==> job 4859: inputs <==
==> flow/design.v (excerpt) <==
module RNG(
    input               CLK,
    input               RST,
    input               RND_IN,
    output reg [7:0]    OUT,
    output reg          WE,
    input               FULL
);
clock: 2.02 ns
lec_check: 0
cap_margin: 15
core_aspect_ratio: 0.71
core_margin: 2
core_utilization: 72
cts_cluster_diameter: 90
place_density: 0.6
setup_slack_margin: 0.58
slew_margin: 20
run.sh (not shown) runs the stock make flow with config.mk's settings and CLKGATE_MAP_FILE=.
==> job 9863: changes against job 4859 <==
Settings changed: CAP_MARGIN 15 to 20, CORE_ASPECT_RATIO 0.71 to default, CTS_CLUSTER_DIAMETER 90 to 396, PLACE_DENSITY 0.6 to 0.36, SETUP_SLACK_MARGIN 0.58 to -0.19.
==> flow/constraint.sdc (replaced) <==
create_clock -name core_clock -period 2.07 [get_ports {CLK}]
set_input_delay 0.4140 -clock core_clock [delete_from_list [all_inputs] [get_ports {CLK}]]
set_output_delay 0.4140 -clock core_clock [all_outputs]
set_load 0.01 [all_outputs]
==> job 2399: changes against job 4859 <==
Settings changed: CAP_MARGIN 15 to 20, CELL_PAD_IN_SITES_GLOBAL_PLACEMENT from default to 1, CORE_ASPECT_RATIO 0.71 to default, CORE_MARGIN 2 to 7, CORE_UTILIZATION 72 to 40, CTS_CLUSTER_DIAMETER 90 to 69, GPL_ROUTABILITY_DRIVEN from default to 1, HOLD_SLACK_MARGIN from default to 0.26, PLACE_DENSITY 0.6 to default, SETUP_SLACK_MARGIN 0.58 to default.
==> flow/constraint.sdc (replaced) <==
create_clock -name core_clock -period 3.12 [get_ports {CLK}]
set_input_delay 0.6240 -clock core_clock [delete_from_list [all_inputs] [get_ports {CLK}]]
set_output_delay 0.6240 -clock core_clock [all_outputs]
set_load 0.01 [all_outputs]
==> job 971: changes against job 4859 <==
Settings changed: ABC_AREA from default to 1, CAP_MARGIN 15 to 20, CORE_ASPECT_RATIO 0.71 to default, CTS_CLUSTER_DIAMETER 90 to 372, SETUP_SLACK_MARGIN 0.58 to default.
==> comparison <==
Job 2399 produced a clean layout. Job 9863 completed, yet does not pass: setup timing. Job 971 finished with setup timing left. Job 4859 finished with setup timing left.
The lowest register-to-register slack belongs to job 4859, the highest to job 2399.
The highest power belongs to job 971, the lowest to job 2399.
Final area: job 971 is smaller than job 4859 (about 1.3%).
Die area: job 9863 < job 4859 < job 971 < job 2399.
The lowest core utilization belongs to job 2399, the highest to job 9863.
Clock power, highest first: job 971, job 9863, job 4859, job 2399.
Sequential share of layout area, highest first: job 2399, job 971, job 9863, job 4859.
In job 4859 the sequential power is larger than in job 9863, by about 2%.

========
==> inputs of fjord <==
RNG again, from the RTL that the note above started with.
==> flow/design.v (excerpt) <==
module RNG(
    input               CLK,
    input               RST,
    input               RND_IN,
    output reg [7:0]    OUT,
    output reg          WE,
    input               FULL
);
reg [7:0]           RND_DAT;
reg [2:0]           RND_SHIFT;
reg                 RND_CNT;
reg [15:0]          start;
reg                 tog;
reg                 rd;
reg                 rd_ok;
reg                 init;
reg [63:0]          l0_0;
reg [64:0]          l0_1;
reg [65:0]          l0_2;
reg [63:0]          l1_0;
reg [64:0]          l1_1;
reg [65:0]          l1_2;
reg [63:0]          l2_0;
reg [64:0]          l2_1;
reg [65:0]          l2_2;
reg [63:0]          l3_0;
reg [64:0]          l3_1;
reg [65:0]          l3_2;
reg [63:0]          l4_0;
reg [64:0]          l4_1;
reg [65:0]          l4_2;
reg [63:0]          l5_0;
reg [64:0]          l5_1;
reg [65:0]          l5_2;
reg [63:0]          l6_0;
reg [64:0]          l6_1;
reg [65:0]          l6_2;
reg [63:0]          l7_0;
reg [64:0]          l7_1;
reg [65:0]          l7_2;
reg [15:0]          i_cnt;
reg [3:0]           upd;
always @(posedge CLK)
begin
    if (!RST) begin
        rd_ok <= 0;
        i_cnt <= 0;
        init <= 0;
        upd <= 0;
        WE <= 0;
    end else begin
        if (init == 0) begin
            rd_ok <= 0;
            if (i_cnt == 208)
                init = 1;
            else if (rd == 1) begin
                rd_ok <= 1;
                i_cnt <= i_cnt + 1;
                case (i_cnt)
                    0:   l0_0[7:0]   <= RND_DAT;
                    1:   l0_0[15:8]  <= RND_DAT;
                    2:   l0_0[23:16] <= RND_DAT;
                    3:   l0_0[31:24] <= RND_DAT;
                    4:   l0_0[39:32] <= RND_DAT;
                    5:   l0_0[47:40] <= RND_DAT;
  ...
clock: 2.42 ns
lec_check: 0
cap_margin: 20
cell_pad_in_sites_detail_placement: 0
core_aspect_ratio: 0.73
core_margin: 2
core_utilization: 72
cts_cluster_diameter: 370
cts_cluster_size: 26
gpl_timing_driven: 1
max_routing_layer: met5
place_density_lb_addon: 0.05
setup_slack_margin: 0.72
slew_margin: 40
==> pepper: changes against fjord <==
- CELL_PAD_IN_SITES_DETAIL_PLACEMENT: 0 -> not set
- CORE_ASPECT_RATIO: 0.73 -> not set
- CORE_UTILIZATION: 72 -> 40
- CTS_CLUSTER_DIAMETER: 370 -> not set
- CTS_CLUSTER_SIZE: 26 -> not set
- GPL_TIMING_DRIVEN: 1 -> not set
- MAX_ROUTING_LAYER: met5 -> not set
- PLACE_DENSITY: not set -> 0.6
- PLACE_DENSITY_LB_ADDON: 0.05 -> not set
- SETUP_SLACK_MARGIN: 0.72 -> 1.05
- SLEW_MARGIN: 40 -> 20
==> flow/constraint.sdc (replaced) <==
create_clock -name core_clock -period 3.64 [get_ports {CLK}]
set_input_delay 0.7280 -clock core_clock [delete_from_list [all_inputs] [get_ports {CLK}]]
set_output_delay 0.7280 -clock core_clock [all_outputs]
set_load 0.01 [all_outputs]
==> quartz: changes against fjord <==
- CELL_PAD_IN_SITES_DETAIL_PLACEMENT: 0 -> not set
- CORE_ASPECT_RATIO: 0.73 -> not set
- CTS_CLUSTER_DIAMETER: 370 -> 396
- CTS_CLUSTER_SIZE: 26 -> 15
- GPL_TIMING_DRIVEN: 1 -> not set
- MAX_ROUTING_LAYER: met5 -> not set
- PLACE_DENSITY: not set -> 0.36
- PLACE_DENSITY_LB_ADDON: 0.05 -> not set
- SETUP_SLACK_MARGIN: 0.72 -> -0.19
==> flow/constraint.sdc (replaced) <==
create_clock -name core_clock -period 2.07 [get_ports {CLK}]
set_input_delay 0.4140 -clock core_clock [delete_from_list [all_inputs] [get_ports {CLK}]]
set_output_delay 0.4140 -clock core_clock [all_outputs]
set_load 0.01 [all_outputs]
==> GITHUB_STEP_SUMMARY <==
## PnR job results

| Metric | Value |
|---|---|
| Status | `failed layout checks` |
| SO Viols | `negative setup slack` |
| Initial antenna violation count | `5` |
| Max incr delay on CP | `0.53 ns` |
| Number of global-route vias before repair | `43100` |
| Hold Path Depth | `4` |
| HPWL after DPL | `100000 µm` |
| 1st-iter DRT viols | `7178` |
| Buffer share of cell area | `7.72%` |
| Final setup viols | `782` |
| Worst path cell trace | `or4_4, buf_8, nor4_4, buf_4, a2bb2oi_4, buf_12, buf_12, buf_16, buf_8, a21oi_4, buf_6` |
| Setup ws final | `-0.142 ns` |
Source of the figures above: fjord

==> GITHUB_STEP_SUMMARY <==
## PnR job results

| Metric | Value |
|---|---|
| Hold Path Depth | `2` |
| Worst path cell trace | `inv_4, ha_4, or3b_4, nor4_4, a2bb2oi_4, buf_12, buf_8, clkbuf_16, buf_4, nor2_2` |
| Buffer share of cell area | `3.71%` |
| 1st-iter DRT viols | `4182` |
| Status | `no timing/DRC/antenna violations` |
| Final setup viols | `0` |
| Initial antenna violation count | `2` |
| Setup ws final | `1.03 ns` |
Source of the figures above: pepper

==> GITHUB_STEP_SUMMARY <==
## PnR job results

| Metric | Value |
|---|---|
| Status | `failed layout checks` |
| SO Viols | `negative setup slack` |
| 1st-iter DRT viols | `6289` |
| HPWL after DPL | `103000 µm` |
| Number of global-route vias before repair | `44000` |
| Final setup viols | `2590` |
| Initial antenna violation count | `3` |
| Comb area | `18600 µm²` |
| Hold Path Depth | `5` |
| Top logic family | `simple AND/OR/NAND/NOR gates` |
| Setup ws final | `-0.402 ns` |
| Max incr delay on CP | `0.60 ns` |
| Worst path cell trace | `or4_4, nor4_4, a2bb2oi_4, buf_12, buf_16, buf_12, buf_12, nor2_4` |
Source of the figures above: quartz


========
==> inputs of trial 76 <==
RNG again, from the RTL that the note above started with.
export LEC_CHECK = 0
export ABC_AREA = 1
export CAP_MARGIN = 40
export CORE_MARGIN = 2
export CORE_UTILIZATION = 72
export CTS_CLUSTER_DIAMETER = 372
export CTS_CLUSTER_SIZE = 10
export PLACE_DENSITY = 0.6
export SETUP_SLACK_MARGIN = 0.42
export SLEW_MARGIN = 20
create_clock -name core_clock -period 2.02 [get_ports {CLK}]
==> trial 39 (differences from trial 76) <==
- CAP_MARGIN: 40 -> 10
- CELL_PAD_IN_SITES_DETAIL_PLACEMENT: unset -> 2
- CORE_MARGIN: 2 -> 5
- CORE_UTILIZATION: 72 -> 40
- CTS_CLUSTER_DIAMETER: 372 -> unset
- CTS_CLUSTER_SIZE: 10 -> unset
- GPL_ROUTABILITY_DRIVEN: unset -> 0
- PLACE_DENSITY: 0.6 -> unset
- PLACE_DENSITY_LB_ADDON: unset -> 0.29
- SETUP_SLACK_MARGIN: 0.42 -> unset
- TNS_END_PERCENT: unset -> 50
==> flow/constraint.sdc (replaced) <==
create_clock -name core_clock -period 4.84 [get_ports {CLK}]
set_input_delay 0.9680 -clock core_clock [delete_from_list [all_inputs] [get_ports {CLK}]]
set_output_delay 0.9680 -clock core_clock [all_outputs]
set_load 0.01 [all_outputs]
==> results <==
- Trial 76 completed and failed the layout checks on setup timing. Trial 39 passed the timing, DRC and antenna checks.
- Between trial 76 and trial 39, the lower worst setup slack is in trial 76 (gap 370 ps).
- In trial 76 the maximum frequency is higher than in trial 39, by 110%.
- Synthesized area is the same in trial 76 and trial 39.
- Between trial 76 and trial 39, the lower final cell count is in trial 76 (gap 7.3%, measured against trial 39).
- Against trial 39, the clock power of trial 76 is larger by 100%.
- Between trial 76 and trial 39, the lower via count is in trial 76 (gap about 9%, measured against trial 39).
- Between trial 39 and trial 76, the lower hold slack is in trial 76 (gap 52 ps).

========
==> trial 92: inputs <==
Starting RTL as in the previous note.
clock: 2.42 ns
lec_check: 0
cap_margin: 20
cell_pad_in_sites_detail_placement: 1
cell_pad_in_sites_global_placement: 1
core_aspect_ratio: 1.59
core_margin: 2
core_utilization: 50
cts_cluster_size: 26
gpl_timing_driven: 0
max_routing_layer: met5
place_density_lb_addon: 0.07
slew_margin: 0
tns_end_percent: 15
==> build 71 (differences from trial 92) <==
CELL_PAD_IN_SITES_DETAIL_PLACEMENT = default   (was 1)
CELL_PAD_IN_SITES_GLOBAL_PLACEMENT = default   (was 1)
CORE_ASPECT_RATIO = default   (was 1.59)
CORE_UTILIZATION = 70   (was 50)
CTS_CLUSTER_SIZE = default   (was 26)
GPL_TIMING_DRIVEN = default   (was 0)
MAX_ROUTING_LAYER = default   (was met5)
PLACE_DENSITY_LB_ADDON = default   (was 0.07)
SLEW_MARGIN = 20   (was 0)
TNS_END_PERCENT = default   (was 15)
==> flow/constraint.sdc (replaced) <==
create_clock -name core_clock -period 2.1 [get_ports {CLK}]
set_input_delay 0.4200 -clock core_clock [delete_from_list [all_inputs] [get_ports {CLK}]]
set_output_delay 0.4200 -clock core_clock [all_outputs]
set_load 0.01 [all_outputs]
==> trial 81 (differences from trial 92) <==
ABC_AREA = 1   (was default)
CELL_PAD_IN_SITES_GLOBAL_PLACEMENT = default   (was 1)
CORE_ASPECT_RATIO = default   (was 1.59)
CORE_UTILIZATION = 26   (was 50)
CTS_CLUSTER_DIAMETER = 311   (was default)
CTS_CLUSTER_SIZE = default   (was 26)
GPL_TIMING_DRIVEN = 1   (was 0)
MAX_ROUTING_LAYER = default   (was met5)
MIN_ROUTING_LAYER = met1   (was default)
PLACE_DENSITY = 0.86   (was default)
PLACE_DENSITY_LB_ADDON = default   (was 0.07)
SETUP_SLACK_MARGIN = 0.09   (was default)
TNS_END_PERCENT = 5   (was 15)
==> flow/constraint.sdc (replaced) <==
create_clock -name core_clock -period 3.63 [get_ports {CLK}]
set_input_delay 0.7260 -clock core_clock [delete_from_list [all_inputs] [get_ports {CLK}]]
set_output_delay 0.7260 -clock core_clock [all_outputs]
set_load 0.01 [all_outputs]
==> summary.txt <==
Quick summary of the implementation run below.

The run finished, with violations left. The violated checks flagged are negative setup slack. The buffers inserted during post-CTS setup optimization came out at 24. The final setup violation count came out at 1587. The worst-case setup margin in the final layout is -0.356 ns. Ranked by instance count, the synthesized netlist is headed by 2960 x sky130_fd_sc_hd__nand2_1, 1568 x sky130_fd_sc_hd__edfxtp_1, 383 x sky130_fd_sc_hd__clkbuf_1.
The numbers above come from build 71.

==> summary.txt <==
Quick summary of the implementation run below.

The commonest cells after synthesis are 3116 x sky130_fd_sc_hd__nand2_1, 1568 x sky130_fd_sc_hd__edfxtp_1, 286 x sky130_fd_sc_hd__nor2_1. The report lists the violated layout checks as negative setup slack. The final setup violation count is approximately 150. In this run the static leakage power is between 30 and 40 nW.

After floorplanning, the die was sized to cover 263000 um^2. The worst-case setup margin in the final layout is -0.286 ns. The run finished, with violations left.
The numbers above come from trial 81.

==> summary.txt <==
Quick summary of the implementation run below.

The flow ran to the end, but the layout failed its checks. The checks that failed: negative setup slack. Measured along the y axis, the die boundary spans 466 um. For reference, the top cells by count after synthesis are 2960 x sky130_fd_sc_hd__nand2_1, 1568 x sky130_fd_sc_hd__edfxtp_1, 383 x sky130_fd_sc_hd__clkbuf_1. Per the repair_timing log after CTS, setup buffers inserted total 60. After layout, the worst setup slack is -0.381 ns. The final setup violation count came out at 1894.
The numbers above come from trial 92.


========
==> trial 98: inputs <==
RNG again, from the RTL that the note above started with.
Settings: LEC_CHECK=0, CAP_MARGIN=20, CORE_MARGIN=2, CORE_UTILIZATION=70, CTS_CLUSTER_DIAMETER=32, CTS_CLUSTER_SIZE=37, PLACE_DENSITY=0.6, SETUP_SLACK_MARGIN=0.37, SLEW_MARGIN=20; clock period 2.17 ns.
==> inputs of build 23, as changes to trial 98 <==
--- a/flow/config.mk
+++ b/flow/config.mk
@@ -8,8 +8,5 @@
 export CAP_MARGIN = 20
 export CORE_MARGIN = 2
-export CORE_UTILIZATION = 70
-export CTS_CLUSTER_DIAMETER = 32
-export CTS_CLUSTER_SIZE = 37
+export CORE_UTILIZATION = 40
 export PLACE_DENSITY = 0.6
-export SETUP_SLACK_MARGIN = 0.37
 export SLEW_MARGIN = 20
==> flow/constraint.sdc (replaced) <==
create_clock -name core_clock -period 5.0 [get_ports {CLK}]
set_input_delay 1.0000 -clock core_clock [delete_from_list [all_inputs] [get_ports {CLK}]]
set_output_delay 1.0000 -clock core_clock [all_outputs]
set_load 0.01 [all_outputs]
==> summary.txt <==
yosys + openroad results -> status failed layout checks, Failed Checks negative setup slack, Finish-stage setup viols 1,514, Final WS setup -449 ps, Crit path max-delay family buffers and inverters, cycle use final 121%, met2 WL 91,300 um, die height about 310 um, Place WS -447 ps, fin cells 7,862, Internal Power 61.5 mW, CTS buffer count about 280, vias in the first global route 48,900, CP Buf/Inv Count 5, combinational power 1.14 mW
the above is filed under trial 98

==> summary.txt <==
yosys + openroad results -> status no timing/DRC/antenna violations, cycle use final 71.5%, number of fill cells 15,600, CTS buffer count 164, Crit path max-delay family simple AND/OR/NAND/NOR gates, fin cells 8,168, CP Buf/Inv Count 1, met2 WL 76,100 um, Finish-stage setup viols 0, Place WS around 1100 ps, Internal Power 21.7 mW
the above is filed under build 23


========
==> run a <==
RNG again, from the RTL that the note above started with.
clock: 2.02 ns
lec_check: 0
cap_margin: 15
core_aspect_ratio: 0.71
core_margin: 2
core_utilization: 72
cts_cluster_diameter: 90
place_density: 0.6
setup_slack_margin: -0.19
slew_margin: 40
==> run b: changes against run a <==
CAP_MARGIN = 10   (was 15)
CORE_ASPECT_RATIO = default   (was 0.71)
CORE_UTILIZATION = 40   (was 72)
CTS_CLUSTER_DIAMETER = default   (was 90)
SETUP_SLACK_MARGIN = default   (was -0.19)
SLEW_MARGIN = 20   (was 40)
==> flow/constraint.sdc (replaced) <==
create_clock -name core_clock -period 2.16 [get_ports {CLK}]
set_input_delay 0.4320 -clock core_clock [delete_from_list [all_inputs] [get_ports {CLK}]]
set_output_delay 0.4320 -clock core_clock [all_outputs]
set_load 0.01 [all_outputs]
==> summary of the runs <==
- Run a produced a layout that fails on negative setup slack. Run b finished but fails on negative setup slack.
- Against run b, the routed wire length of run a is higher by 3.1%.
- Of run b and run a, run b has the higher clock skew (gap 0.011 ns).
- Of run b and run a, run a has the higher via count (gap about 6%, measured against run a).
- In run a the worst hold slack is higher than in run b, by 0.092 ns.
- Global-route usage: run b is lower than run a (17 points).
No activity file was given, so power comes from the tool's default toggle rates.
